## run.sh

```bash
#!/bin/bash
# the make line also repeats each setting of config.mk as NAME=value (left out here)
make -C /OpenROAD-flow-scripts/flow DESIGN_CONFIG=/design/flow/config.mk WORK_HOME=/design/flow/orfs CLKGATE_MAP_FILE= finish
```

## config.mk

```make
export PLATFORM = sky130hd
export DESIGN_NAME = clk_ctrl
export DESIGN_NICKNAME = clk_ctrl
export VERILOG_FILES = /design/flow/design.v
export SDC_FILE = /design/flow/constraint.sdc
export NUM_CORES = 4
export LEC_CHECK = 0
export CAP_MARGIN = 0
export CORE_MARGIN = 2
export CORE_UTILIZATION = 71
export MAX_ROUTING_LAYER = met4
export SLEW_MARGIN = 20
```

## constraint.sdc

```tcl
create_clock -name core_clock -period 62.8 [get_ports {clk_i}]
set_input_delay 12.5600 -clock core_clock [delete_from_list [all_inputs] [get_ports {clk_i}]]
set_output_delay 12.5600 -clock core_clock [all_outputs]
set_load 0.01 [all_outputs]
```

## design.v

```verilog
module clk_ctrl
(
	input				wire				clk_i					,
	input				wire				rstn_i				,	
	input				wire	[15:0]	freq						,
	output			reg				dds1_o					,
	output			reg				dds_o						
);
reg	[31:0]	cnt;
wire	[63:0]	add;
assign add =freq*32'd4294967295/16'd30000;
always@(posedge clk_i or negedge rstn_i)
	if(rstn_i ==1'b0)
		cnt <=32'd0;
	else
		cnt <=cnt +add; 
always@(posedge clk_i or negedge rstn_i)
	if(rstn_i ==1'b0)
		dds_o <=1'b0;
	else if(cnt >=32'd2147483648)
		dds_o <=1'b1;
	else
		dds_o <=1'b0;		
reg	[31:0]	cnt1;
wire	[63:0]	add1;
assign add1 =(freq/8'd36)*32'd4294967295/16'd3000;
always@(posedge clk_i or negedge rstn_i)
	if(rstn_i ==1'b0)
		cnt1 <=32'd0;
	else
		cnt1 <=cnt1 +add1; 
always@(posedge clk_i or negedge rstn_i)
	if(rstn_i ==1'b0)
		dds1_o <=1'b0;
	else if(cnt1 >=32'd2147483648)
		dds1_o <=1'b1;
	else
		dds1_o <=1'b0;		
endmodule
```

==> results of run 1 <==
-- metrics by stage --
stage,hold WS (ns),setup TNS [ns]
2_1_floorplan,0.449,-0.0722
3_3_place_gp,0.384,-1.43
3_5_place_dp,0.389,-21.74
4_1_cts,0.407,0
-- repair_timing --
item                                    in CTS
setup buffers                              116
pin swaps                                  116
resized                                    187
hold buffers                                 0
endpoints found under the setup margin      16
-- per-layer routing --
| metal | track usage | overflow |
|---|---|---|
| met1 | 0.871 | 68 |
| met3 | 0.775 | 79 |
| met2 | 0.995 | 531 |
| met4 | 0.848 | 317 |
| met5 | - | - |
==> qor.csv, run 1 <==
stage,metric,value,unit
floorplan,fp-row-count,102,
synth,post_synth_ao_oa_area_fraction,0.351,
synth,syn-num-nets,7766,
placement,dp.cells,9320,
synth,total_number_of_yosys_warnings,1,
synth,synth.largest_area_cell,sky130_fd_sc_hd__fa_1,
floorplan,initCoreUtil,0.719,
placement,dp.final_hpwl,149,mm
placement,detailed_place.area,66500,µm²
cts,max-clock-path-buffers,2,
outcome,error,[ERROR GRT-0232] Routing congestion too high. Check the congestion heatmap in the GUI.,
placement,numPortBuffers,19,
outcome,last_stage,global routing (5_1_grt),
synth,synth-seq-cells,66,
cts,h-tree-depth,3,
cts,tritoncts_buffer_count,9,
floorplan,die_h,284,µm
floorplan,die_w,284,µm
global_routing,grt_remaining_overflow,995,
synth,synth_chip_area,55800,µm²
synth,yosysUniqueCellTypes,223,
synth,yosys.area_share.xor_xnor,0.102,
synth,cell_total_in_the_yosys_stat_output,7093,
placement,preCtsSetupSlack,-2.40,ns
synth,synth-edff-count,0,
synth,syn_area_per_cell,7.86,µm²
floorplan,dieArea,80800,µm²
synth,post_synth_most_frequent_cells,"sky130_fd_sc_hd__inv_1 (539), sky130_fd_sc_hd__nand2_1 (525), sky130_fd_sc_hd__nor2_1 (516)",
synth,adder_share,0.191,
outcome,run_status,did not finish,
synth,post-synth-top-area-fraction,0.0933,
global_routing,global_route.usage.total,0.883,
synth,synth.logic.top_family,AND-OR/OR-AND gates,
synth,async_reset_ff_frac,1.00,
synth,top_area_cell_types,"sky130_fd_sc_hd__fa_1 (9.3%), sky130_fd_sc_hd__ha_1 (8.9%), sky130_fd_sc_hd__xnor2_1 (6.1%)",
floorplan,io_pins,20,
synth,mux_share,0.0354,
synth,yosys.area_share.simple,0.207,
cts,cts-root-buf,sky130_fd_sc_hd__clkbuf_16,
cts,clock_sinks,66,
synth,synth_dominant_cell_count,sky130_fd_sc_hd__inv_1,
synth,postSynthCellCount,7093,
synth,seq_area_frac_synth,0.0296,
synth,synth_top_flop_cell,sky130_fd_sc_hd__dfrtp_1,
synth,netlist_area_before_placement,55800,µm²
placement,gp_congestion,1.03,
floorplan,core,77600,µm²
==> run 2: changes to the inputs <==
Settings changed: CAP_MARGIN 0 to 20, CORE_UTILIZATION 71 to 40, MAX_ROUTING_LAYER met4 to unset.
Clock period 62.8 ns to 58.2 ns, I/O delays scaled along.
==> qor.csv, run 2 <==
stage,metric,value,unit,change
floorplan,die_w,377,µm,+33%
synth,top_area_cell_types,"sky130_fd_sc_hd__fa_1 (9.3%), sky130_fd_sc_hd__ha_1 (8.9%), sky130_fd_sc_hd__xnor2_1 (6.1%)",,
setup_path,regToRegStartpoint,cnt[0],,
synth,yosys.area_share.simple,0.207,,unchanged
job,warning_count,65,,
cts,cts_hold_buffers,0,,unchanged
floorplan,die_h,377,µm,+33%
placement,dp.final_hpwl,142,mm,-4.6%
timing,hold_violations,0,,
global_routing,global_route.usage.total,0.234,,
floorplan,fp-row-count,137,,+34%
setup_path,critical_path.endpoint_type,flop,,
synth,synth-seq-cells,66,,unchanged
setup_path,r2r_setup_slack,52.32,ns,
synth,mux_share,0.0354,,unchanged
floorplan,core,139000,µm²,+79%
routing,detail-route-antenna-nets,0,,
cells_and_area,final_area,73700,µm²,
floorplan,io_pins,20,,unchanged
cts,clk_pin_slew,0.08,ns,
min_path,min_path_cells,0,,
synth,adder_share,0.191,,unchanged
cts,tritoncts_buffer_count,9,,unchanged
synth,yosysUniqueCellTypes,223,,unchanged
synth,syn-num-nets,7766,,unchanged
synth,async_reset_ff_frac,1.00,,unchanged
timing,timing_worst_slew_pin_value,1.15,ns,
setup_path,cpMostUsedCell,sky130_fd_sc_hd__buf_4,,
setup_path,cp-startpoint,freq[5],,
job,drv_cap,0,,
floorplan,dieArea,142000,µm²,+76%
timing,clock.fmax,16.2,MHz,
cts,insertion_delay,0.41,ns,
cells_and_area,n_fill_cell,12900,,
placement,numPortBuffers,19,,unchanged
setup_path,worstSetupEndpoint,cnt1[30],,
routing,routedWlPerCell,16.8,µm,
cts,clock_sinks,66,,unchanged
setup_path,reg2reg_to,cnt[30],,
outcome,check-failures,negative setup slack,,
setup_path,cp.buffers_inverters,36,,
synth,syn_area_per_cell,7.86,µm²,unchanged
cts,max-clock-path-buffers,2,,unchanged
synth,cell_total_in_the_yosys_stat_output,7093,,unchanged
cells_and_area,final_cell_count_no_fill,10500,,
synth,seq_area_frac_synth,0.0296,,unchanged
synth,post-synth-top-area-fraction,0.0933,,unchanged
synth,synth-edff-count,0,,unchanged
cells_and_area,design.final.nets,9275,,
synth,yosys.area_share.xor_xnor,0.102,,unchanged
timing,fin_hold_ws,0.401,ns,
routing,routed_via_density,5.72,,
synth,synth_chip_area,55800,µm²,unchanged
setup_path,timing.setup.critical_path_class,input port to flop,,
timing,fin_crit,61.67,ns,
global_routing,grt_first_pass_wirelength,286,mm,
setup_path,crit_fanout,8,,
global_routing,vias_in_the_first_global_route,58300,,
synth,total_number_of_yosys_warnings,1,,unchanged
timing,finalCritPeriodShare,1.06,,
synth,synth.logic.top_family,AND-OR/OR-AND gates,,
timing,final_critical_path_setup_slack,-3.47,ns,
timing,worst_clk_skew,0.0186,ns,
placement,gp_congestion,0.938,,-9.2%
cts,h-tree-depth,3,,unchanged
cells_and_area,area.growth.synth_to_final,32.1,%,
global_routing,grt_start_max_net_pins,55,,
global_routing,antenna_found_initial,5,,
synth,synth_dominant_cell_count,sky130_fd_sc_hd__inv_1,,
setup_path,critPathMaxStageDelay,0.64,ns,
cts,cts-root-buf,sky130_fd_sc_hd__clkbuf_16,,
setup_path,timing.critical_path.slowest_stage_cell,sky130_fd_sc_hd__fa_2,,
routing,detailedRoute.firstIterationViolations,3819,,
min_path,worst_hold_startpoint,cnt1[31],,
timing,grt_setup_unrepaired,yes,,
global_routing,grt_remaining_overflow,0,,
setup_path,cp-start-kind,input port,,
timing,report.final.slew_viol_count,0,,
setup_path,critical_path_depth,257,,
timing,setup-violations-final,26,,
routing,detail_route.first_pass.iterations,8,,
setup_path,worstRegToRegCells,33,,
cts,clock_tree_from_tritoncts,built,,
setup_path,family_with_the_most_delay_on_the_worst_path,AND-OR/OR-AND gates,,
synth,post_synth_most_frequent_cells,"sky130_fd_sc_hd__inv_1 (539), sky130_fd_sc_hd__nand2_1 (525), sky130_fd_sc_hd__nor2_1 (516)",,
routing,wirelength,176,mm,
outcome,run_status,finished with violations,,
synth,synth.largest_area_cell,sky130_fd_sc_hd__fa_1,,
setup_path,crit_arrival,61.97,ns,
synth,postSynthCellCount,7093,,unchanged
synth,post_synth_ao_oa_area_fraction,0.351,,unchanged
min_path,holdCritPathClass,flop to flop,,
synth,netlist_area_before_placement,55800,µm²,unchanged
min_path,min_to,dds1_o,,
setup_path,critPathRequiredTime,58.50,ns,
timing,timing.slew.headroom,0.228,,
floorplan,initCoreUtil,0.401,,-0.318
placement,dp.cells,10200,,+9.5%
routing,via_count,60000,,
synth,synth_top_flop_cell,sky130_fd_sc_hd__dfrtp_1,,
routing,drc,0,,
placement,detailed_place.area,68300,µm²,+2.7%
run 2: through the flow:
stage / setup slack, ns / util / TNS, ns
floorplan: -3.28 / - / -37.19
global placement: -4.06 / 0.491 / -54.65
detailed placement: -4.90 / 0.491 / -79.05
CTS: -2.91 / 0.509 / -37.97
global route: -6.12 / 0.530 / -117.69
finish: -3.47 / 0.530 / -46.31
run 2: repair_timing:
action | in CTS | in global routing
setup buffers | 157 | 141
resized | 171 | 436
endpoints found under the setup margin | 31 | 52
pin swaps | 206 | 281
cloned | 1 | 1
run 2: routing by layer:
metal  vias up  part of all wire  GRT usage
met5         -          0.000091          0
li1      29400                 -          -
met1     29000              0.45      0.305
met2      1301              0.50      0.423
met3       228             0.032     0.0145
met4         2             0.018     0.0488
run 2: cell type report:
cell class              instances  area (µm²)  area share
inverters                     582        2330      0.0316
repair buffers               1743       13500       0.183
multi-input cells            6200       53500       0.726
flip-flops and latches         66        1650      0.0224
clock buffers                  12         256     0.00348
well taps                    1876        2350      0.0318
clock inverters                 4        97.6     0.00132
diodes                          2        5.00   0.0000679
==> run 3: changes to the inputs <==
Settings changed: ABC_AREA set to 1, CORE_UTILIZATION 40 to 72, CTS_CLUSTER_DIAMETER set to 364, CTS_CLUSTER_SIZE set to 100.
Clock period 58.2 ns to 79.0 ns, I/O delays scaled along.
==> qor.csv, run 3 <==
stage,metric,value,unit,change
setup_path,cp-start-kind,input port,,
cts,cts_hold_buffers,0,,unchanged
global_routing,antenna_found_initial,0,,-5
min_path,holdCritPathClass,flop to flop,,
timing,report.final.slew_viol_count,0,,unchanged
min_path,worst_hold_startpoint,cnt[31],,
job,drv_cap,0,,unchanged
routing,detail_route.first_pass.iterations,8,,unchanged
cts,h-tree-depth,3,,unchanged
cells_and_area,ff_latch_area,1650,µm²,unchanged
cts,cts-root-buf,sky130_fd_sc_hd__clkbuf_16,,
synth,seq_area_frac_synth,0.0321,,+0.00253
setup_path,critical_path.endpoint_type,flop,,
cts,clock_tree_from_tritoncts,built,,
synth,syn_area_per_cell,6.56,µm²,-17%
timing,finalCritPeriodShare,0.906,,-0.154
timing,fin_crit,71.58,ns,
min_path,min_to,dds_o,,
outcome,run_status,finished clean,,
timing,hold_violations,0,,unchanged
cells_and_area,comb_area,44100,µm²,-18%
floorplan,die_w,271,µm,-28%
floorplan,core,70400,µm²,-49%
setup_path,cpMostUsedCell,sky130_fd_sc_hd__nand2_1,,
timing,timing_worst_slew_pin_value,1.05,ns,-0.105 ns
cts,clock_sinks,66,,unchanged
timing,clock.fmax,14.0,MHz,
cts,cts.repair_timing.setup_buffer_count,0,,-100%
global_routing,grt_remaining_overflow,0,,unchanged
setup_path,worstRegToRegCells,28,,-15%
floorplan,dieArea,73500,µm²,-48%
cts,clk_pin_slew,0.06,ns,-0.02 ns
timing,fin_hold_ws,0.408,ns,+0.00657 ns
routing,wirelength,128,mm,-28%
timing,setup-violations-final,0,,-100%
routing,routedWlPerCell,14.5,µm,-14%
global_routing,grt_first_pass_wirelength,218,mm,-24%
timing,fin_setup_tns,0,ns,+46.31 ns
setup_path,timing.critical_path.slowest_stage_cell,sky130_fd_sc_hd__clkdlybuf4s50_1,,
cells_and_area,n_fill_cell,5863,,-55%
synth,post_synth_ao_oa_area_fraction,0.0804,,-0.270
setup_path,critical_path_depth,349,,+36%
synth,synth-seq-cells,66,,unchanged
cts,insertion_delay,0.38,ns,-0.03 ns
placement,gp_congestion,0.995,,+6.1%
cts,tritoncts_buffer_count,9,,unchanged
placement,numPortBuffers,19,,unchanged
routing,detail-route-antenna-nets,0,,unchanged
synth,total_number_of_yosys_warnings,1,,unchanged
setup_path,critPathRequiredTime,79.31,ns,+20.81 ns
synth,syn-num-nets,8508,,+9.6%
routing,detailedRoute.firstIterationViolations,3206,,-16%
placement,detailed_place.area,52300,µm²,-23%
synth,synth.largest_area_cell,sky130_fd_sc_hd__nand2_1,,
synth,synth_top_flop_cell,sky130_fd_sc_hd__dfrtp_1,,
synth,yosysUniqueCellTypes,84,,-62%
floorplan,initCoreUtil,0.730,,+0.329
placement,dp.final_hpwl,110,mm,-22%
setup_path,timing.setup.critical_path_class,input port to flop,,
cts,max-clock-path-buffers,2,,unchanged
setup_path,regToRegStartpoint,cnt1[2],,
setup_path,worstSetupEndpoint,cnt1[31],,
min_path,min_path_cells,0,,unchanged
global_routing,grt_start_max_net_pins,49,,-11%
synth,post_synth_most_frequent_cells,"sky130_fd_sc_hd__nand2_1 (1929), sky130_fd_sc_hd__inv_1 (1157), sky130_fd_sc_hd__nand3_1 (793)",,
timing,grt_setup_unrepaired,no,,
synth,netlist_area_before_placement,51400,µm²,-7.9%
synth,mux_share,0.000414,,-0.0350
timing,worst_clk_skew,0.0103,ns,-0.00831 ns
setup_path,r2r_setup_slack,73.91,ns,+21.59 ns
floorplan,die_h,271,µm,-28%
synth,synth_dominant_cell_count,sky130_fd_sc_hd__nand2_1,,
setup_path,cp.buffers_inverters,48,,+33%
synth,postSynthCellCount,7835,,+10%
global_routing,vias_in_the_first_global_route,47100,,-19%
synth,adder_share,0.197,,+0.00672
routing,via_count,49000,,-18%
routing,routed_via_density,5.58,,-2.4%
setup_path,critPathMaxStageDelay,0.76,ns,+0.12 ns
synth,synth-edff-count,0,,unchanged
floorplan,io_pins,20,,unchanged
synth,async_reset_ff_frac,1.00,,unchanged
setup_path,crit_arrival,71.88,ns,+9.91 ns
setup_path,crit_fanout,13,,+5
cells_and_area,area.growth.synth_to_final,2.31,%,
job,warning_count,64,,-1.5%
floorplan,fp-row-count,97,,-29%
synth,synth_chip_area,51400,µm²,-7.9%
synth,top_area_cell_types,"sky130_fd_sc_hd__nand2_1 (14%), sky130_fd_sc_hd__fa_1 (10%), sky130_fd_sc_hd__ha_1 (9.6%)",,
timing,timing.slew.headroom,0.296,,+0.0677
synth,cell_total_in_the_yosys_stat_output,7835,,+10%
synth,synth.logic.top_family,simple AND/OR/NAND/NOR gates,,
synth,yosys.area_share.xor_xnor,0.0545,,-0.0472
setup_path,family_with_the_most_delay_on_the_worst_path,simple AND/OR/NAND/NOR gates,,
setup_path,cp-startpoint,freq[5],,
synth,yosys.area_share.simple,0.525,,+0.318
synth,post-synth-top-area-fraction,0.141,,+0.0476
routing,number_of_diodes,0,,-2
cells_and_area,final_area,52600,µm²,-29%
cells_and_area,design.final.nets,8506,,-8.3%
global_routing,global_route.usage.total,0.346,,+0.112
routing,drc,0,,unchanged
setup_path,reg2reg_to,cnt1[31],,
cts,ctsResizeCount,0,,-100%
-- run 3: metrics by stage --
stage / util / worst slack, ns / std cells
after global routing: 0.747 / 0.331 / 8778
final: 0.747 / 7.42 / 8778
after global placement: 0.743 / 9.45 / 8762
after detailed placement: 0.743 / 7.58 / 8762
after floorplan: - / 17.82 / 7835
after CTS: 0.747 / 7.82 / 8778
-- run 3: area by class of cell --
cell class | instances | area share
Multi-Input combinational cell | 6410 | 0.838
Inverter | 1325 | 0.0983
Sequential cell | 66 | 0.0314
Tap cell | 940 | 0.0224
Clock buffer | 9 | 0.00428
Timing Repair Buffer | 21 | 0.00386
Clock inverter | 7 | 0.00133
-- run 3: routing by layer --
metal  global-route usage  part of all wire  vias up
met3               0.0328             0.051      253
met4                0.105             0.028        0
li1                     -                 -    24800
met5                    0                 0        -
met1                0.442              0.44    22700
met2                0.616              0.48     1297
==> run 4: changes to the inputs <==
Settings changed: ABC_AREA 1 to unset, CORE_UTILIZATION 72 to 40, CTS_CLUSTER_DIAMETER 364 to unset, CTS_CLUSTER_SIZE 100 to unset, SETUP_SLACK_MARGIN set to 1.48.
Clock period 79.0 ns to 68.6 ns, I/O delays scaled along.
==> qor.csv, run 4 <==
stage,metric,value,unit,change
outcome,run_status,finished clean,,
synth,total_number_of_yosys_warnings,1,,unchanged
floorplan,core,139000,µm²,+97%
min_path,worst_hold_startpoint,cnt[31],,
synth,yosys.area_share.simple,0.207,,-0.318
timing,setup-violations-final,0,,unchanged
synth,synth_chip_area,55800,µm²,+8.5%
timing,report.final.slew_viol_count,0,,unchanged
setup_path,family_with_the_most_delay_on_the_worst_path,AND-OR/OR-AND gates,,
synth,synth_top_flop_cell,sky130_fd_sc_hd__dfrtp_1,,
setup_path,critical_path.endpoint_type,flop,,
job,warning_count,63,,-1.6%
cts,h-tree-depth,3,,unchanged
setup_path,r2r_setup_slack,62.16,ns,-11.75 ns
synth,synth.logic.top_family,AND-OR/OR-AND gates,,
synth,synth_dominant_cell_count,sky130_fd_sc_hd__inv_1,,
setup_path,timing.setup.critical_path_class,input port to flop,,
setup_path,cp-start-kind,input port,,
setup_path,worstRegToRegCells,32,,+14%
routing,routedWlPerCell,18.1,µm,+25%
placement,gp_congestion,0.972,,-2.3%
timing,worst_clk_skew,0.0255,ns,+0.0152 ns
min_path,min_path_cells,0,,unchanged
routing,detailedRoute.firstIterationViolations,4039,,+26%
routing,drc,0,,unchanged
synth,netlist_area_before_placement,55800,µm²,+8.5%
setup_path,cp-startpoint,freq[4],,
timing,fin_crit,65.20,ns,
synth,top_area_cell_types,"sky130_fd_sc_hd__fa_1 (9.3%), sky130_fd_sc_hd__ha_1 (8.9%), sky130_fd_sc_hd__xnor2_1 (6.1%)",,
synth,cell_total_in_the_yosys_stat_output,7093,,-9.5%
timing,clock.fmax,15.3,MHz,
routing,detail-route-antenna-nets,0,,unchanged
placement,dp.final_hpwl,132,mm,+20%
synth,post-synth-top-area-fraction,0.0933,,-0.0476
cts,clk_pin_slew,0.06,ns,about the same
synth,synth-seq-cells,66,,unchanged
synth,async_reset_ff_frac,1.00,,unchanged
setup_path,critPathRequiredTime,68.90,ns,-10.41 ns
global_routing,grt_start_max_net_pins,55,,+12%
global_routing,antenna_found_initial,4,,+4
min_path,min_to,dds_o,,
timing,grt_setup_unrepaired,yes,,
setup_path,critPathMaxStageDelay,0.57,ns,-0.19 ns
setup_path,regToRegStartpoint,cnt[1],,
floorplan,io_pins,20,,unchanged
floorplan,die_h,377,µm,+39%
global_routing,vias_in_the_first_global_route,52400,,+11%
synth,syn-num-nets,7766,,-8.7%
setup_path,worstSetupEndpoint,cnt1[31],,
placement,numPortBuffers,19,,unchanged
setup_path,timing.critical_path.slowest_stage_cell,sky130_fd_sc_hd__fa_1,,
floorplan,fp-row-count,137,,+41%
job,drv_cap,0,,unchanged
synth,synth.largest_area_cell,sky130_fd_sc_hd__fa_1,,
cells_and_area,design.final.nets,8107,,-4.7%
timing,timing_worst_slew_pin_value,1.14,ns,+0.0954 ns
routing,wirelength,169,mm,+32%
timing,finalCritPeriodShare,0.950,,+0.0444
cts,clock_tree_from_tritoncts,built,,
synth,synth-edff-count,0,,unchanged
synth,yosysUniqueCellTypes,223,,+170%
synth,yosys.area_share.xor_xnor,0.102,,+0.0472
synth,postSynthCellCount,7093,,-9.5%
routing,detail_route.first_pass.iterations,7,,-1
setup_path,cpMostUsedCell,sky130_fd_sc_hd__a21oi_2,,
global_routing,grt_first_pass_wirelength,269,mm,+23%
floorplan,dieArea,142000,µm²,+94%
setup_path,critical_path_depth,255,,-27%
floorplan,initCoreUtil,0.401,,-0.329
cts,insertion_delay,0.40,ns,+0.02 ns
synth,adder_share,0.191,,-0.00672
setup_path,reg2reg_to,cnt[31],,
timing,fin_setup_tns,0,ns,unchanged
setup_path,crit_arrival,65.50,ns,-6.38 ns
timing,fin_hold_ws,0.391,ns,-0.0168 ns
cts,clock_sinks,66,,unchanged
cts,tritoncts_buffer_count,9,,unchanged
cells_and_area,area.growth.synth_to_final,14.2,%,
global_routing,global_route.usage.total,0.221,,-0.125
synth,seq_area_frac_synth,0.0296,,-0.00253
timing,hold_violations,0,,unchanged
routing,routed_via_density,6.02,,+7.7%
floorplan,die_w,377,µm,+39%
setup_path,crit_fanout,9,,-4
synth,mux_share,0.0354,,+0.0350
cts,max-clock-path-buffers,2,,unchanged
routing,via_count,56000,,+14%
cts,cts-root-buf,sky130_fd_sc_hd__clkbuf_16,,
synth,post_synth_ao_oa_area_fraction,0.351,,+0.270
synth,syn_area_per_cell,7.86,µm²,+20%
min_path,holdCritPathClass,flop to flop,,
synth,post_synth_most_frequent_cells,"sky130_fd_sc_hd__inv_1 (539), sky130_fd_sc_hd__nand2_1 (525), sky130_fd_sc_hd__nor2_1 (516)",,
setup_path,cp.buffers_inverters,32,,-33%
global_routing,grt_remaining_overflow,0,,unchanged
timing,timing.slew.headroom,0.235,,-0.0612
run 4: layout make-up:
| class | count | area [µm²] |
|---|---|---|
| diodes | 1 | 2.50 |
| clock buffers | 10 | 229 |
| clock inverters | 6 | 115 |
| fillers | 13600 | 75300 |
| inverters | 582 | 2290 |
| multi-input cells | 6205 | 52600 |
| flip-flops and latches | 66 | 1650 |
| well taps | 1876 | 2350 |
| repair buffers | 570 | 4470 |
run 4: timing repair:
item | in CTS | in global routing
gates cloned | 1 | 6
resized | 132 | 476
endpoints found under the hold margin | 0 | 0
setup buffers | 53 | 216
endpoints found under the setup margin | 19 | 49
pin swaps | 59 | 284
hold buffers | 0 | 0
run 4: metrics by stage:
step            util  instance area, µm²  instances  setup WS (ns)
2_1_floorplan      -               55900       7093           1.60
3_3_place_gp   0.418               58100       9022         -0.750
3_5_place_dp   0.418               58100       9022          -1.72
4_1_cts        0.429               59700       9092           1.48
5_1_grt        0.458               63700       9315          0.631
6_report       0.458               63700       9316           3.40
run 4: routing by layer:
layer,GRT usage,vias up,share of wire
met4,0.0499,8,0.023
met1,0.298,27300,0.45
met5,0,-,0.00027
li1,-,27100,-
met2,0.382,1350,0.49
met3,0.0170,209,0.038
==> run 5: changes to the inputs <==
Settings changed: CELL_PAD_IN_SITES_DETAIL_PLACEMENT set to 0, CELL_PAD_IN_SITES_GLOBAL_PLACEMENT set to 1, CTS_CLUSTER_DIAMETER set to 344, CTS_CLUSTER_SIZE set to 54, GPL_TIMING_DRIVEN set to 1, MAX_ROUTING_LAYER set to met5, SETUP_SLACK_MARGIN 1.48 to -0.28.
Clock period 68.6 ns to 90.8 ns, I/O delays scaled along.
==> qor.csv, run 5 <==
stage,metric,value,unit,change
outcome,run_status,finished clean,,
floorplan,die_w,377,µm,unchanged
synth,cell_total_in_the_yosys_stat_output,7093,,unchanged
cts,clock_tree_from_tritoncts,built,,
setup_path,worstSetupEndpoint,cnt1[31],,
timing,finalCritPeriodShare,0.931,,-0.0193
floorplan,fp-row-count,137,,unchanged
min_path,worst_hold_startpoint,cnt[31],,
placement,dp.final_hpwl,140,mm,+5.8%
timing,fin_setup_tns,0,ns,unchanged
floorplan,die_h,377,µm,unchanged
setup_path,timing.setup.critical_path_class,input port to flop,,
timing,hold_violations,0,,unchanged
setup_path,family_with_the_most_delay_on_the_worst_path,AND-OR/OR-AND gates,,
timing,timing.slew.headroom,0.146,,-0.0888
routing,detail_route.first_pass.iterations,6,,-1
setup_path,critical_path.endpoint_type,flop,,
cells_and_area,n_fill_cell,14400,,+5.6%
routing,drc,0,,unchanged
synth,synth_chip_area,55800,µm²,unchanged
placement,numPortBuffers,19,,unchanged
setup_path,crit_arrival,84.85,ns,+19.35 ns
setup_path,cp.buffers_inverters,23,,-28%
routing,via_count,52500,,-6.3%
floorplan,initCoreUtil,0.401,,unchanged
cts,cts-root-buf,sky130_fd_sc_hd__clkbuf_16,,
synth,yosys.area_share.xor_xnor,0.102,,unchanged
cts,max-clock-path-buffers,2,,unchanged
cts,tritoncts_buffer_count,9,,unchanged
synth,synth-seq-cells,66,,unchanged
setup_path,critPathMaxStageDelay,0.85,ns,+0.28 ns
setup_path,reg2reg_to,cnt1[31],,
setup_path,cpMostUsedCell,sky130_fd_sc_hd__a21oi_1,,
setup_path,regToRegStartpoint,cnt1[1],,
synth,post_synth_most_frequent_cells,"sky130_fd_sc_hd__inv_1 (539), sky130_fd_sc_hd__nand2_1 (525), sky130_fd_sc_hd__nor2_1 (516)",,
synth,synth.logic.top_family,AND-OR/OR-AND gates,,
min_path,min_to,dds_o,,
cells_and_area,area.growth.synth_to_final,1.56,%,
job,drv_cap,0,,unchanged
timing,timing_worst_slew_pin_value,1.27,ns,+0.128 ns
job,warning_count,62,,-1.6%
timing,setup-violations-final,0,,unchanged
timing,final_critical_path_setup_slack,6.26,ns,+2.86 ns
global_routing,global_route.usage.total,0.231,,+0.0105
setup_path,worstRegToRegCells,32,,unchanged
synth,synth_dominant_cell_count,sky130_fd_sc_hd__inv_1,,
synth,seq_area_frac_synth,0.0296,,unchanged
synth,syn_area_per_cell,7.86,µm²,unchanged
placement,preCtsSetupSlack,5.88,ns,+7.60 ns
floorplan,io_pins,20,,unchanged
cts,clk_pin_slew,0.07,ns,about the same
setup_path,critPathRequiredTime,91.11,ns,+22.21 ns
global_routing,grt_remaining_overflow,0,,unchanged
synth,netlist_area_before_placement,55800,µm²,unchanged
synth,yosysUniqueCellTypes,223,,unchanged
cts,clock_sinks,66,,unchanged
synth,yosys.area_share.simple,0.207,,unchanged
setup_path,timing.critical_path.slowest_stage_cell,sky130_fd_sc_hd__xnor2_1,,
routing,detailedRoute.firstIterationViolations,3871,,-4.2%
cells_and_area,design.final.nets,7606,,-6.2%
cts,insertion_delay,0.40,ns,about the same
synth,top_area_cell_types,"sky130_fd_sc_hd__fa_1 (9.3%), sky130_fd_sc_hd__ha_1 (8.9%), sky130_fd_sc_hd__xnor2_1 (6.1%)",,
routing,routed_via_density,5.95,,-1.1%
synth,postSynthCellCount,7093,,unchanged
global_routing,vias_in_the_first_global_route,49600,,-5.3%
setup_path,cp-startpoint,freq[5],,
min_path,min_path_cells,0,,unchanged
synth,synth.largest_area_cell,sky130_fd_sc_hd__fa_1,,
synth,post_synth_ao_oa_area_fraction,0.351,,unchanged
setup_path,crit_fanout,23,,+14
routing,detail-route-antenna-nets,0,,unchanged
global_routing,grt_first_pass_wirelength,275,mm,+2.2%
synth,synth_top_flop_cell,sky130_fd_sc_hd__dfrtp_1,,
floorplan,core,139000,µm²,unchanged
synth,syn-num-nets,7766,,unchanged
synth,post-synth-top-area-fraction,0.0933,,unchanged
floorplan,dieArea,142000,µm²,unchanged
synth,synth-edff-count,0,,unchanged
global_routing,antenna_found_initial,7,,+3
setup_path,cp-start-kind,input port,,
min_path,holdCritPathClass,flop to flop,,
setup_path,critical_path_depth,241,,-5.5%
routing,routedWlPerCell,19.2,µm,+5.7%
synth,adder_share,0.191,,unchanged
timing,fin_crit,84.54,ns,
synth,total_number_of_yosys_warnings,1,,unchanged
synth,mux_share,0.0354,,unchanged
global_routing,grt_start_max_net_pins,55,,unchanged
placement,gp_congestion,0.912,,-6.1%
timing,worst_clk_skew,0.0209,ns,-0.00453 ns
timing,report.final.slew_viol_count,0,,unchanged
setup_path,r2r_setup_slack,84.32,ns,+22.16 ns
synth,async_reset_ff_frac,1.00,,unchanged
cts,cts_hold_buffers,0,,unchanged
timing,clock.fmax,11.8,MHz,
cts,h-tree-depth,3,,unchanged
routing,wirelength,169,mm,about the same
==> run 5: timing repair <==
| action | 4_1_cts | 5_1_grt |
|---|---|---|
| resized | 0 | 1 |
| endpoints found under the setup margin | 0 | 1 |
| setup buffers | 0 | 0 |
==> run 5: stage by stage <==
step	utilization	cells	hold WS (ns)	cell area [µm²]
floorplan	-	7093	0.449	55800
global placement	0.405	8796	0.384	56300
detailed placement	0.405	8796	0.384	56300
CTS	0.407	8812	0.412	56600
global route	0.408	8820	0.422	56700
finish	0.408	8820	0.410	56700
==> run 5: cell type report <==
cell class / count / area, µm² / area share
Sequential cell: 66 / 1650 / 0.0292
Clock inverter: 7 / 53.8 / 0.000950
Clock buffer: 9 / 225 / 0.00398
Tap cell: 1876 / 2350 / 0.0414
Antenna cell: 6 / 15.0 / 0.000265
Timing Repair Buffer: 75 / 608 / 0.0107
Inverter: 582 / 2280 / 0.0402
Multi-Input combinational cell: 6199 / 49500 / 0.873
==> run 5: layer usage <==
metal,vias up,track usage,wire [µm]
li1,26100,-,-
met1,25300,0.351,87400
met2,1013,0.354,73300
met3,104,0.0243,6460
met4,2,0.0355,1860
met5,-,0,13
==> run 6: changes to the inputs <==
Settings changed: ABC_AREA set to 1, CELL_PAD_IN_SITES_DETAIL_PLACEMENT 0 to unset, CELL_PAD_IN_SITES_GLOBAL_PLACEMENT 1 to unset, CORE_UTILIZATION 40 to 72, CTS_CLUSTER_DIAMETER 344 to unset, CTS_CLUSTER_SIZE 54 to unset, GPL_TIMING_DRIVEN 1 to unset, MAX_ROUTING_LAYER met5 to unset, PLACE_DENSITY set to 0.4, SETUP_SLACK_MARGIN -0.28 to unset, TNS_END_PERCENT set to 15.
Clock period 90.8 ns to 39.0 ns, I/O delays scaled along.
==> qor.csv, run 6 <==
stage,metric,value,unit,change
synth,synth-edff-count,0,,unchanged
floorplan,initCoreUtil,0.730,,+0.329
synth,async_reset_ff_frac,1.00,,unchanged
synth,synth.logic.top_family,simple AND/OR/NAND/NOR gates,,
synth,synth.largest_area_cell,sky130_fd_sc_hd__nand2_1,,
floorplan,dieArea,73500,µm²,-48%
synth,post-synth-top-area-fraction,0.141,,+0.0476
floorplan,die_h,271,µm,-28%
synth,synth_chip_area,51400,µm²,-7.9%
synth,synth_dominant_cell_count,sky130_fd_sc_hd__nand2_1,,
synth,yosysUniqueCellTypes,84,,-62%
synth,yosys.area_share.simple,0.525,,+0.318
synth,post_synth_ao_oa_area_fraction,0.0804,,-0.270
synth,top_area_cell_types,"sky130_fd_sc_hd__nand2_1 (14%), sky130_fd_sc_hd__fa_1 (10%), sky130_fd_sc_hd__ha_1 (9.6%)",,
outcome,error,[ERROR DPL-0033] detailed placement checks failed during check placement.,,
synth,synth-seq-cells,66,,unchanged
outcome,run_status,did not finish,,
floorplan,core,70400,µm²,-49%
floorplan,fp-row-count,97,,-29%
synth,total_number_of_yosys_warnings,1,,unchanged
synth,syn_area_per_cell,6.56,µm²,-17%
synth,netlist_area_before_placement,51400,µm²,-7.9%
synth,mux_share,0.000414,,-0.0350
synth,cell_total_in_the_yosys_stat_output,7835,,+10%
floorplan,die_w,271,µm,-28%
synth,syn-num-nets,8508,,+9.6%
synth,adder_share,0.197,,+0.00672
synth,yosys.area_share.xor_xnor,0.0545,,-0.0472
placement,numPortBuffers,19,,unchanged
outcome,last_stage,detailed placement (3_5_place_dp),,
synth,postSynthCellCount,7835,,+10%
placement,gp_congestion,1.03,,+13%
synth,seq_area_frac_synth,0.0321,,+0.00253
floorplan,io_pins,20,,unchanged
synth,synth_top_flop_cell,sky130_fd_sc_hd__dfrtp_1,,
synth,post_synth_most_frequent_cells,"sky130_fd_sc_hd__nand2_1 (1929), sky130_fd_sc_hd__inv_1 (1157), sky130_fd_sc_hd__nand3_1 (793)",,
==> run 6: stage by stage <==
step / std cells / area [µm²] / TNS [ns]
floorplan: 7835 / 52900 / -273.41
global placement: 10800 / 69200 / -317.62
==> run 7: changes to the inputs <==
Settings changed: CTS_CLUSTER_DIAMETER set to 262, CTS_CLUSTER_SIZE set to 95, SETUP_SLACK_MARGIN set to 4.85.
Clock period 39.0 ns to 54.9 ns, I/O delays scaled along.
==> qor.csv, run 7 <==
stage,metric,value,unit,change
outcome,run_status,finished with violations,,
outcome,check-failures,negative setup slack,,
placement,detailed_place.area,55700,µm²,
floorplan,initCoreUtil,0.730,,unchanged
setup_path,r2r_setup_slack,49.76,ns,
setup_path,crit_arrival,60.68,ns,
routing,drc,0,,
timing,timing_worst_slew_pin_value,1.15,ns,
job,drv_cap,0,,
global_routing,global_route.usage.total,0.398,,
min_path,min_to,dds_o,,
routing,routedWlPerCell,19.1,µm,
synth,yosys.area_share.xor_xnor,0.0545,,unchanged
cts,clock_sinks,66,,
timing,timing.slew.headroom,0.228,,
placement,numPortBuffers,19,,unchanged
setup_path,cp.buffers_inverters,61,,
synth,synth.logic.top_family,simple AND/OR/NAND/NOR gates,,
cells_and_area,design.final.nets,9204,,
floorplan,core,70400,µm²,unchanged
cells_and_area,final_cell_count_no_fill,9484,,
placement,dp.cells,9027,,
routing,detail-route-antenna-nets,0,,
routing,routed_via_density,6.18,,
min_path,min_path_cells,0,,
global_routing,most_crowded_layer_after_global_routing,met2,,
global_routing,grt_remaining_overflow,0,,
timing,hold_violations,0,,
routing,detail_route.first_pass.iterations,15,,
min_path,worst_hold_startpoint,cnt[31],,
routing,wirelength,181,mm,
global_routing,groute.layer.met3.usage,0.0675,,
setup_path,reg2reg_to,cnt[31],,
setup_path,critPathMaxStageDelay,0.79,ns,
setup_path,critical_path_depth,347,,
cts,cts_hold_buffers,0,,
synth,synth-seq-cells,66,,unchanged
synth,top_area_cell_types,"sky130_fd_sc_hd__nand2_1 (14%), sky130_fd_sc_hd__fa_1 (10%), sky130_fd_sc_hd__ha_1 (9.6%)",,
floorplan,die_h,271,µm,unchanged
timing,final_critical_path_setup_slack,-5.48,ns,
synth,total_number_of_yosys_warnings,1,,unchanged
synth,adder_share,0.197,,unchanged
setup_path,worstRegToRegCells,28,,
global_routing,grt_first_pass_wirelength,250,mm,
timing,clock.fmax,16.6,MHz,
timing,grt_setup_unrepaired,yes,,
synth,syn_area_per_cell,6.56,µm²,unchanged
synth,synth_top_flop_cell,sky130_fd_sc_hd__dfrtp_1,,
floorplan,io_pins,20,,unchanged
cts,clock_tree_from_tritoncts,built,,
timing,setup-violations-final,32,,
synth,synth-edff-count,0,,unchanged
synth,post_synth_most_frequent_cells,"sky130_fd_sc_hd__nand2_1 (1929), sky130_fd_sc_hd__inv_1 (1157), sky130_fd_sc_hd__nand3_1 (793)",,
cts,tritoncts_buffer_count,9,,
timing,fin_hold_ws,0.412,ns,
routing,via_count,58600,,
synth,synth_dominant_cell_count,sky130_fd_sc_hd__nand2_1,,
setup_path,crit_fanout,11,,
cts,h-tree-depth,3,,
cts,cts-root-buf,sky130_fd_sc_hd__clkbuf_16,,
setup_path,regToRegStartpoint,cnt[2],,
timing,fin_crit,60.38,ns,
cells_and_area,post-route-util,0.890,,
cts,insertion_delay,0.39,ns,
global_routing,antenna_found_initial,9,,
synth,postSynthCellCount,7835,,unchanged
setup_path,worstSetupEndpoint,cnt1[30],,
synth,netlist_area_before_placement,51400,µm²,unchanged
synth,synth.largest_area_cell,sky130_fd_sc_hd__nand2_1,,
cts,clk_pin_slew,0.07,ns,
setup_path,cp-start-kind,input port,,
synth,seq_area_frac_synth,0.0321,,unchanged
synth,mux_share,0.000414,,unchanged
setup_path,cp-startpoint,freq[10],,
setup_path,cpMostUsedCell,sky130_fd_sc_hd__nand2_2,,
synth,cell_total_in_the_yosys_stat_output,7835,,unchanged
cts,max-clock-path-buffers,2,,
synth,async_reset_ff_frac,1.00,,unchanged
floorplan,dieArea,73500,µm²,unchanged
global_routing,grt_start_max_net_pins,60,,
cells_and_area,final_area,62700,µm²,
global_routing,globalRouteMet2Util,0.708,,
setup_path,timing.setup.critical_path_class,input port to flop,,
routing,detailedRoute.firstIterationViolations,6327,,
synth,yosysUniqueCellTypes,84,,unchanged
synth,synth_chip_area,51400,µm²,unchanged
setup_path,family_with_the_most_delay_on_the_worst_path,simple AND/OR/NAND/NOR gates,,
timing,finalCritPeriodShare,1.10,,
timing,fin_setup_tns,-128.53,ns,
min_path,holdCritPathClass,flop to flop,,
floorplan,fp-row-count,97,,unchanged
synth,yosys.area_share.simple,0.525,,unchanged
setup_path,critPathRequiredTime,55.20,ns,
placement,dp.final_hpwl,115,mm,
job,warning_count,67,,
floorplan,die_w,271,µm,unchanged
global_routing,vias_in_the_first_global_route,53800,,
timing,worst_clk_skew,0.0189,ns,
synth,post-synth-top-area-fraction,0.141,,unchanged
synth,post_synth_ao_oa_area_fraction,0.0804,,unchanged
setup_path,critical_path.endpoint_type,flop,,
setup_path,timing.critical_path.slowest_stage_cell,sky130_fd_sc_hd__dlygate4sd2_1,,
placement,preCtsSetupSlack,-1.81,ns,
placement,gp_congestion,1.01,,-1.5%
cells_and_area,area.growth.synth_to_final,21.9,%,
global_routing,globalRouteMet1Util,0.458,,
timing,report.final.slew_viol_count,0,,
synth,syn-num-nets,8508,,unchanged
==> run 7: final cells by class <==
class                   instances  area [µm²]
multi-input cells            6426       48700
diodes                          8        20.0
fillers                      3609        7730
clock inverters                 7        68.8
well taps                     940        1180
repair buffers                703        5530
inverters                    1325        5260
clock buffers                   9         225
flip-flops and latches         66        1650
==> run 7: layer usage <==
| layer | wire length [µm] | vias to the layer above | share of wire |
|---|---|---|---|
| met1 | 62700 | 26900 | 0.35 |
| met5 | 140 | - | 0.00077 |
| met2 | 82100 | 3853 | 0.45 |
| met4 | 16700 | 8 | 0.092 |
| li1 | - | 26200 | - |
| met3 | 19400 | 1633 | 0.11 |
==> run 7: repair_timing <==
| action | in CTS | in global routing |
|---|---|---|
| setup buffers | 264 | 153 |
| gates resized | 341 | 542 |
| hold endpoints to repair | 0 | 0 |
| cloned | 15 | 1 |
| setup endpoints to repair | 32 | 62 |
| pin swaps | 284 | 327 |
==> run 8: changes to the inputs <==
Settings changed: CAP_MARGIN 20 to 35, CELL_PAD_IN_SITES_GLOBAL_PLACEMENT set to 2, CORE_ASPECT_RATIO set to 1.94, CORE_MARGIN 2 to 6, CORE_UTILIZATION 72 to 62, CTS_CLUSTER_DIAMETER 262 to 217, CTS_CLUSTER_SIZE 95 to 99, GPL_ROUTABILITY_DRIVEN set to 0, GPL_TIMING_DRIVEN set to 1, PLACE_DENSITY 0.4 to unset, PLACE_DENSITY_LB_ADDON set to 0.24, SETUP_SLACK_MARGIN 4.85 to unset, SLEW_MARGIN 20 to 10, TNS_END_PERCENT 15 to 75.
Clock period 54.9 ns to 109.0 ns, I/O delays scaled along.
==> qor.csv, run 8 <==
stage,metric,value,unit,change
synth,adder_share,0.197,,unchanged
synth,synth-edff-count,0,,unchanged
synth,synth-seq-cells,66,,unchanged
synth,syn_area_per_cell,6.56,µm²,unchanged
synth,postSynthCellCount,7835,,unchanged
synth,synth_top_flop_cell,sky130_fd_sc_hd__dfrtp_1,,
synth,mux_share,0.000414,,unchanged
outcome,run_status,did not finish,,
synth,synth_dominant_cell_count,sky130_fd_sc_hd__nand2_1,,
floorplan,initCoreUtil,0.628,,-0.102
synth,yosysUniqueCellTypes,84,,unchanged
synth,netlist_area_before_placement,51400,µm²,unchanged
synth,synth.logic.top_family,simple AND/OR/NAND/NOR gates,,
synth,post-synth-top-area-fraction,0.141,,unchanged
floorplan,dieArea,90300,µm²,+23%
synth,post_synth_most_frequent_cells,"sky130_fd_sc_hd__nand2_1 (1929), sky130_fd_sc_hd__inv_1 (1157), sky130_fd_sc_hd__nand3_1 (793)",,
synth,yosys.area_share.xor_xnor,0.0545,,unchanged
synth,syn-num-nets,8508,,unchanged
synth,cell_total_in_the_yosys_stat_output,7835,,unchanged
synth,synth.largest_area_cell,sky130_fd_sc_hd__nand2_1,,
synth,total_number_of_yosys_warnings,1,,unchanged
outcome,error,[ERROR FLW-0024] Place density exceeds 1.0 (current PLACE_DENSITY_LB_ADDON =  0.24). Please check if the value of  PLACE_DENSITY_LB_ADDON is between 0 and 0.99.,,
synth,top_area_cell_types,"sky130_fd_sc_hd__nand2_1 (14%), sky130_fd_sc_hd__fa_1 (10%), sky130_fd_sc_hd__ha_1 (9.6%)",,
floorplan,die_w,219,µm,-19%
floorplan,fp-row-count,146,,+51%
outcome,last_stage,global placement without I/O (3_1_place_gp_skip_io),,
synth,synth_chip_area,51400,µm²,unchanged
synth,seq_area_frac_synth,0.0321,,unchanged
synth,yosys.area_share.simple,0.525,,unchanged
synth,post_synth_ao_oa_area_fraction,0.0804,,unchanged
synth,async_reset_ff_frac,1.00,,unchanged
floorplan,core,81800,µm²,+16%
floorplan,die_h,413,µm,+52%
==> run 9: changes to the inputs <==
Settings changed: CAP_MARGIN 35 to 30, CELL_PAD_IN_SITES_DETAIL_PLACEMENT set to 0, CELL_PAD_IN_SITES_GLOBAL_PLACEMENT 2 to 3, CORE_ASPECT_RATIO 1.94 to 0.93, CORE_MARGIN 6 to 2, CORE_UTILIZATION 62 to 29, CTS_CLUSTER_DIAMETER 217 to 187, CTS_CLUSTER_SIZE 99 to unset, GPL_TIMING_DRIVEN 1 to unset, HOLD_SLACK_MARGIN set to 0.12, MAX_ROUTING_LAYER set to met5, MIN_ROUTING_LAYER set to met2, PLACE_DENSITY_LB_ADDON 0.24 to unset, SLEW_MARGIN 10 to 20, TNS_END_PERCENT 75 to 55.
Clock period 109.0 ns to 45.4 ns, I/O delays scaled along.
==> qor.csv, run 9 <==
stage,metric,value,unit,change
outcome,run_status,finished with violations,,
outcome,check-failures,negative setup slack,,
routing,routed_via_density,6.34,,
cts,clk_pin_slew,0.08,ns,
global_routing,vias_in_the_first_global_route,86700,,
cts,h-tree-depth,3,,
min_path,holdCritPathClass,flop to flop,,
routing,wirelength,179,mm,
routing,detail_route.first_pass.iterations,8,,
setup_path,timing.critical_path.slowest_stage_cell,sky130_fd_sc_hd__fa_1,,
placement,numPortBuffers,19,,
setup_path,reg2reg_to,cnt[31],,
cells_and_area,final_area,78500,µm²,
setup_path,worstRegToRegCells,28,,
job,warning_count,67,,
floorplan,io_pins,20,,
global_routing,antenna_found_initial,2,,
synth,mux_share,0.000414,,unchanged
routing,via_count,79200,,
setup_path,cp-startpoint,freq[4],,
setup_path,r2r_setup_slack,41.09,ns,
min_path,min_path_cells,0,,
timing,timing_worst_slew_pin_value,1.03,ns,
synth,cell_total_in_the_yosys_stat_output,7835,,unchanged
synth,adder_share,0.197,,unchanged
cells_and_area,design.final.nets,10800,,
synth,post_synth_ao_oa_area_fraction,0.0804,,unchanged
setup_path,timing.setup.critical_path_class,input port to flop,,
global_routing,global_route.usage.total,0.289,,
setup_path,crit_fanout,8,,
synth,syn_area_per_cell,6.56,µm²,unchanged
synth,yosys.area_share.simple,0.525,,unchanged
setup_path,cpMostUsedCell,sky130_fd_sc_hd__nand2_4,,
placement,preCtsSetupSlack,-8.87,ns,
setup_path,cp.buffers_inverters,86,,
setup_path,crit_arrival,52.16,ns,
synth,synth_dominant_cell_count,sky130_fd_sc_hd__nand2_1,,
setup_path,critical_path.endpoint_type,flop,,
setup_path,critPathRequiredTime,45.71,ns,
timing,final_critical_path_setup_slack,-6.45,ns,
setup_path,cp-start-kind,input port,,
floorplan,dieArea,181000,µm²,+100%
job,drv_cap,0,,
synth,yosysUniqueCellTypes,84,,unchanged
routing,routedWlPerCell,14.4,µm,
global_routing,grt_remaining_overflow,0,,
placement,detailed_place.area,70100,µm²,
timing,hold_violations,0,,
synth,synth.largest_area_cell,sky130_fd_sc_hd__nand2_1,,
min_path,min_to,dds_o,,
timing,clock.fmax,19.3,MHz,
synth,synth-edff-count,0,,unchanged
timing,fin_crit,51.85,ns,
synth,post_synth_most_frequent_cells,"sky130_fd_sc_hd__nand2_1 (1929), sky130_fd_sc_hd__inv_1 (1157), sky130_fd_sc_hd__nand3_1 (793)",,
floorplan,initCoreUtil,0.293,,-0.335
setup_path,critPathMaxStageDelay,0.54,ns,
synth,postSynthCellCount,7835,,unchanged
cts,cts-root-buf,sky130_fd_sc_hd__clkbuf_16,,
global_routing,grt_first_pass_wirelength,284,mm,
cts,tritoncts_buffer_count,9,,
synth,yosys.area_share.xor_xnor,0.0545,,unchanged
timing,finalCritPeriodShare,1.14,,
setup_path,worstSetupEndpoint,cnt1[31],,
floorplan,die_h,410,µm,-0.74%
cts,clock_tree_from_tritoncts,built,,
synth,netlist_area_before_placement,51400,µm²,unchanged
floorplan,core,176000,µm²,+110%
synth,top_area_cell_types,"sky130_fd_sc_hd__nand2_1 (14%), sky130_fd_sc_hd__fa_1 (10%), sky130_fd_sc_hd__ha_1 (9.6%)",,
floorplan,fp-row-count,148,,+1.4%
timing,timing.slew.headroom,0.312,,
synth,async_reset_ff_frac,1.00,,unchanged
timing,grt_setup_unrepaired,yes,,
synth,seq_area_frac_synth,0.0321,,unchanged
setup_path,family_with_the_most_delay_on_the_worst_path,simple AND/OR/NAND/NOR gates,,
global_routing,grt_start_max_net_pins,35,,
floorplan,die_w,441,µm,+100%
synth,synth_top_flop_cell,sky130_fd_sc_hd__dfrtp_1,,
setup_path,regToRegStartpoint,cnt[2],,
synth,synth-seq-cells,66,,unchanged
synth,post-synth-top-area-fraction,0.141,,unchanged
cts,max-clock-path-buffers,2,,
cts,insertion_delay,0.42,ns,
routing,drc,0,,
setup_path,critical_path_depth,359,,
synth,synth.logic.top_family,simple AND/OR/NAND/NOR gates,,
cts,clock_sinks,66,,
cells_and_area,post-route-util,0.447,,
placement,dp.final_hpwl,148,mm,
routing,detail-route-antenna-nets,0,,
cells_and_area,area.growth.synth_to_final,52.7,%,
synth,synth_chip_area,51400,µm²,unchanged
cts,cts_hold_buffers,0,,
synth,syn-num-nets,8508,,unchanged
routing,detailedRoute.firstIterationViolations,7631,,
timing,worst_clk_skew,0.0214,ns,
min_path,worst_hold_startpoint,cnt[31],,
synth,total_number_of_yosys_warnings,1,,unchanged
timing,setup-violations-final,32,,
timing,report.final.slew_viol_count,0,,
run 9: routing by layer:
| layer | track usage | wire length [µm] | share of wire | vias up |
|---|---|---|---|---|
| li1 | - | - | - | 29300 |
| met1 | - | 0 | 0 | 30000 |
| met2 | 0.339 | 98300 | 0.55 | 19000 |
| met3 | 0.421 | 73600 | 0.41 | 875 |
| met4 | 0.0191 | 6670 | 0.037 | 32 |
| met5 | 0.0352 | 768 | 0.0043 | - |
run 9: through the flow:
| stage | TNS, ns | instances | hold WS, ns |
|---|---|---|---|
| floorplan | -106.03 | 7835 | 0.449 |
| global placement | -220.28 | 12100 | 0.386 |
| detailed placement | -231.50 | 12100 | 0.396 |
| CTS | -119.17 | 12400 | 0.415 |
| global route | -286.25 | 12500 | 0.429 |
| finish | -160.39 | 12500 | 0.422 |
run 9: timing repair:
| item | in CTS | in global routing |
|---|---|---|
| resized | 530 | 682 |
| pin swaps | 360 | 437 |
| buffers inserted | 252 | 142 |
| endpoints found under the setup margin | 32 | 60 |
| gates cloned | 17 | 1 |
run 9: area by class of cell:
cell class	instances	area (µm²)
Fill cell	18300	97100
Multi-Input combinational cell	6428	50200
Timing Repair Buffer	2326	18100
Inverter	1325	5280
Tap cell	2325	2910
Sequential cell	66	1650
Clock buffer	10	229
Clock inverter	6	90.1
Antenna cell	12	30.0
==> run 10: changes to the inputs <==
Settings changed: CAP_MARGIN 30 to 20, CELL_PAD_IN_SITES_DETAIL_PLACEMENT 0 to unset, CELL_PAD_IN_SITES_GLOBAL_PLACEMENT 3 to unset, CORE_ASPECT_RATIO 0.93 to unset, CORE_UTILIZATION 29 to 72, CTS_CLUSTER_DIAMETER 187 to unset, CTS_CLUSTER_SIZE set to 90, GPL_ROUTABILITY_DRIVEN 0 to unset, HOLD_SLACK_MARGIN 0.12 to 0.29, MAX_ROUTING_LAYER met5 to unset, MIN_ROUTING_LAYER met2 to unset, PLACE_DENSITY_LB_ADDON set to 0.3, TNS_END_PERCENT 55 to unset.
Clock period 45.4 ns to 49.4 ns, I/O delays scaled along.
==> qor.csv, run 10 <==
stage,metric,value,unit,change
cts,max-clock-path-buffers,2,,unchanged
synth,post_synth_most_frequent_cells,"sky130_fd_sc_hd__nand2_1 (1929), sky130_fd_sc_hd__inv_1 (1157), sky130_fd_sc_hd__nand3_1 (793)",,
synth,adder_share,0.197,,unchanged
placement,dp.final_hpwl,132,mm,-11%
synth,yosys.area_share.simple,0.525,,unchanged
outcome,last_stage,global routing (5_1_grt),,
placement,dp.cells,9720,,-19%
synth,synth.largest_area_cell,sky130_fd_sc_hd__nand2_1,,
synth,top_area_cell_types,"sky130_fd_sc_hd__nand2_1 (14%), sky130_fd_sc_hd__fa_1 (10%), sky130_fd_sc_hd__ha_1 (9.6%)",,
synth,synth-edff-count,0,,unchanged
synth,post_synth_ao_oa_area_fraction,0.0804,,unchanged
synth,syn-num-nets,8508,,unchanged
placement,preCtsSetupSlack,-5.07,ns,+3.80 ns
floorplan,io_pins,20,,unchanged
synth,synth_top_flop_cell,sky130_fd_sc_hd__dfrtp_1,,
floorplan,dieArea,73500,µm²,-59%
synth,synth-seq-cells,66,,unchanged
synth,yosysUniqueCellTypes,84,,unchanged
synth,seq_area_frac_synth,0.0321,,unchanged
synth,total_number_of_yosys_warnings,1,,unchanged
synth,mux_share,0.000414,,unchanged
synth,cell_total_in_the_yosys_stat_output,7835,,unchanged
cts,tritoncts_buffer_count,9,,unchanged
placement,gp_congestion,1.00,,
synth,netlist_area_before_placement,51400,µm²,unchanged
synth,post-synth-top-area-fraction,0.141,,unchanged
synth,synth.logic.top_family,simple AND/OR/NAND/NOR gates,,
floorplan,die_w,271,µm,-38%
floorplan,die_h,271,µm,-34%
cts,h-tree-depth,3,,unchanged
outcome,run_status,did not finish,,
floorplan,initCoreUtil,0.730,,+0.437
placement,numPortBuffers,19,,unchanged
synth,async_reset_ff_frac,1.00,,unchanged
cts,clock_sinks,66,,unchanged
outcome,error,"[ERROR DPL-0038] Utilization greater than 100%, impossible to legalize",,
synth,synth_dominant_cell_count,sky130_fd_sc_hd__nand2_1,,
synth,yosys.area_share.xor_xnor,0.0545,,unchanged
floorplan,core,70400,µm²,-60%
synth,postSynthCellCount,7835,,unchanged
cts,cts-root-buf,sky130_fd_sc_hd__clkbuf_16,,
synth,syn_area_per_cell,6.56,µm²,unchanged
synth,synth_chip_area,51400,µm²,unchanged
floorplan,fp-row-count,97,,-34%
==> run 10: timing repair <==
item	in CTS
buffers inserted	231
cloned	13
hold buffers	0
pin swaps	234
gates resized	383
endpoints found under the setup margin	33
==> run 10: metrics by stage <==
| stage | cell area, µm² | util | setup TNS [ns] |
|---|---|---|---|
| CTS | 64600 | 0.917 | -19.25 |
| detailed placement | 61000 | 0.866 | -112.45 |
| global placement | 61000 | 0.866 | -36.97 |
| floorplan | 52900 | - | -13.33 |
==> run 11: changes to the inputs <==
Settings changed: CTS_CLUSTER_DIAMETER set to 286, CTS_CLUSTER_SIZE 90 to 95, HOLD_SLACK_MARGIN 0.29 to unset, PLACE_DENSITY set to 0.4, PLACE_DENSITY_LB_ADDON 0.3 to unset, SETUP_SLACK_MARGIN set to 5.0, TNS_END_PERCENT set to 15.
Clock period 49.4 ns to 38.5 ns, I/O delays scaled along.
==> qor.csv, run 11 <==
stage,metric,value,unit,change
synth,yosys.area_share.simple,0.525,,unchanged
synth,seq_area_frac_synth,0.0321,,unchanged
synth,synth-seq-cells,66,,unchanged
synth,post-synth-top-area-fraction,0.141,,unchanged
placement,gp_congestion,1.05,,+4.3%
synth,synth_chip_area,51400,µm²,unchanged
floorplan,io_pins,20,,unchanged
floorplan,die_h,271,µm,unchanged
synth,synth-edff-count,0,,unchanged
outcome,last_stage,detailed placement (3_5_place_dp),,
synth,yosysUniqueCellTypes,84,,unchanged
synth,postSynthCellCount,7835,,unchanged
floorplan,dieArea,73500,µm²,unchanged
synth,syn_area_per_cell,6.56,µm²,unchanged
synth,synth.logic.top_family,simple AND/OR/NAND/NOR gates,,
synth,post_synth_ao_oa_area_fraction,0.0804,,unchanged
synth,synth.largest_area_cell,sky130_fd_sc_hd__nand2_1,,
synth,post_synth_most_frequent_cells,"sky130_fd_sc_hd__nand2_1 (1929), sky130_fd_sc_hd__inv_1 (1157), sky130_fd_sc_hd__nand3_1 (793)",,
floorplan,core,70400,µm²,unchanged
synth,syn-num-nets,8508,,unchanged
synth,total_number_of_yosys_warnings,1,,unchanged
synth,mux_share,0.000414,,unchanged
floorplan,fp-row-count,97,,unchanged
synth,synth_dominant_cell_count,sky130_fd_sc_hd__nand2_1,,
synth,async_reset_ff_frac,1.00,,unchanged
placement,numPortBuffers,19,,unchanged
floorplan,initCoreUtil,0.730,,unchanged
synth,cell_total_in_the_yosys_stat_output,7835,,unchanged
synth,synth_top_flop_cell,sky130_fd_sc_hd__dfrtp_1,,
synth,yosys.area_share.xor_xnor,0.0545,,unchanged
synth,netlist_area_before_placement,51400,µm²,unchanged
floorplan,die_w,271,µm,unchanged
synth,adder_share,0.197,,unchanged
outcome,error,[ERROR DPL-0033] detailed placement checks failed during check placement.,,
synth,top_area_cell_types,"sky130_fd_sc_hd__nand2_1 (14%), sky130_fd_sc_hd__fa_1 (10%), sky130_fd_sc_hd__ha_1 (9.6%)",,
outcome,run_status,did not finish,,
[run 11: metrics by stage]
step	setup WS [ns]	setup TNS, ns	hold slack [ns]	std cells	cell area [µm²]
floorplan	-10.24	-290.33	0.449	7835	52900
global placement	-10.77	-345.49	0.387	10800	69100
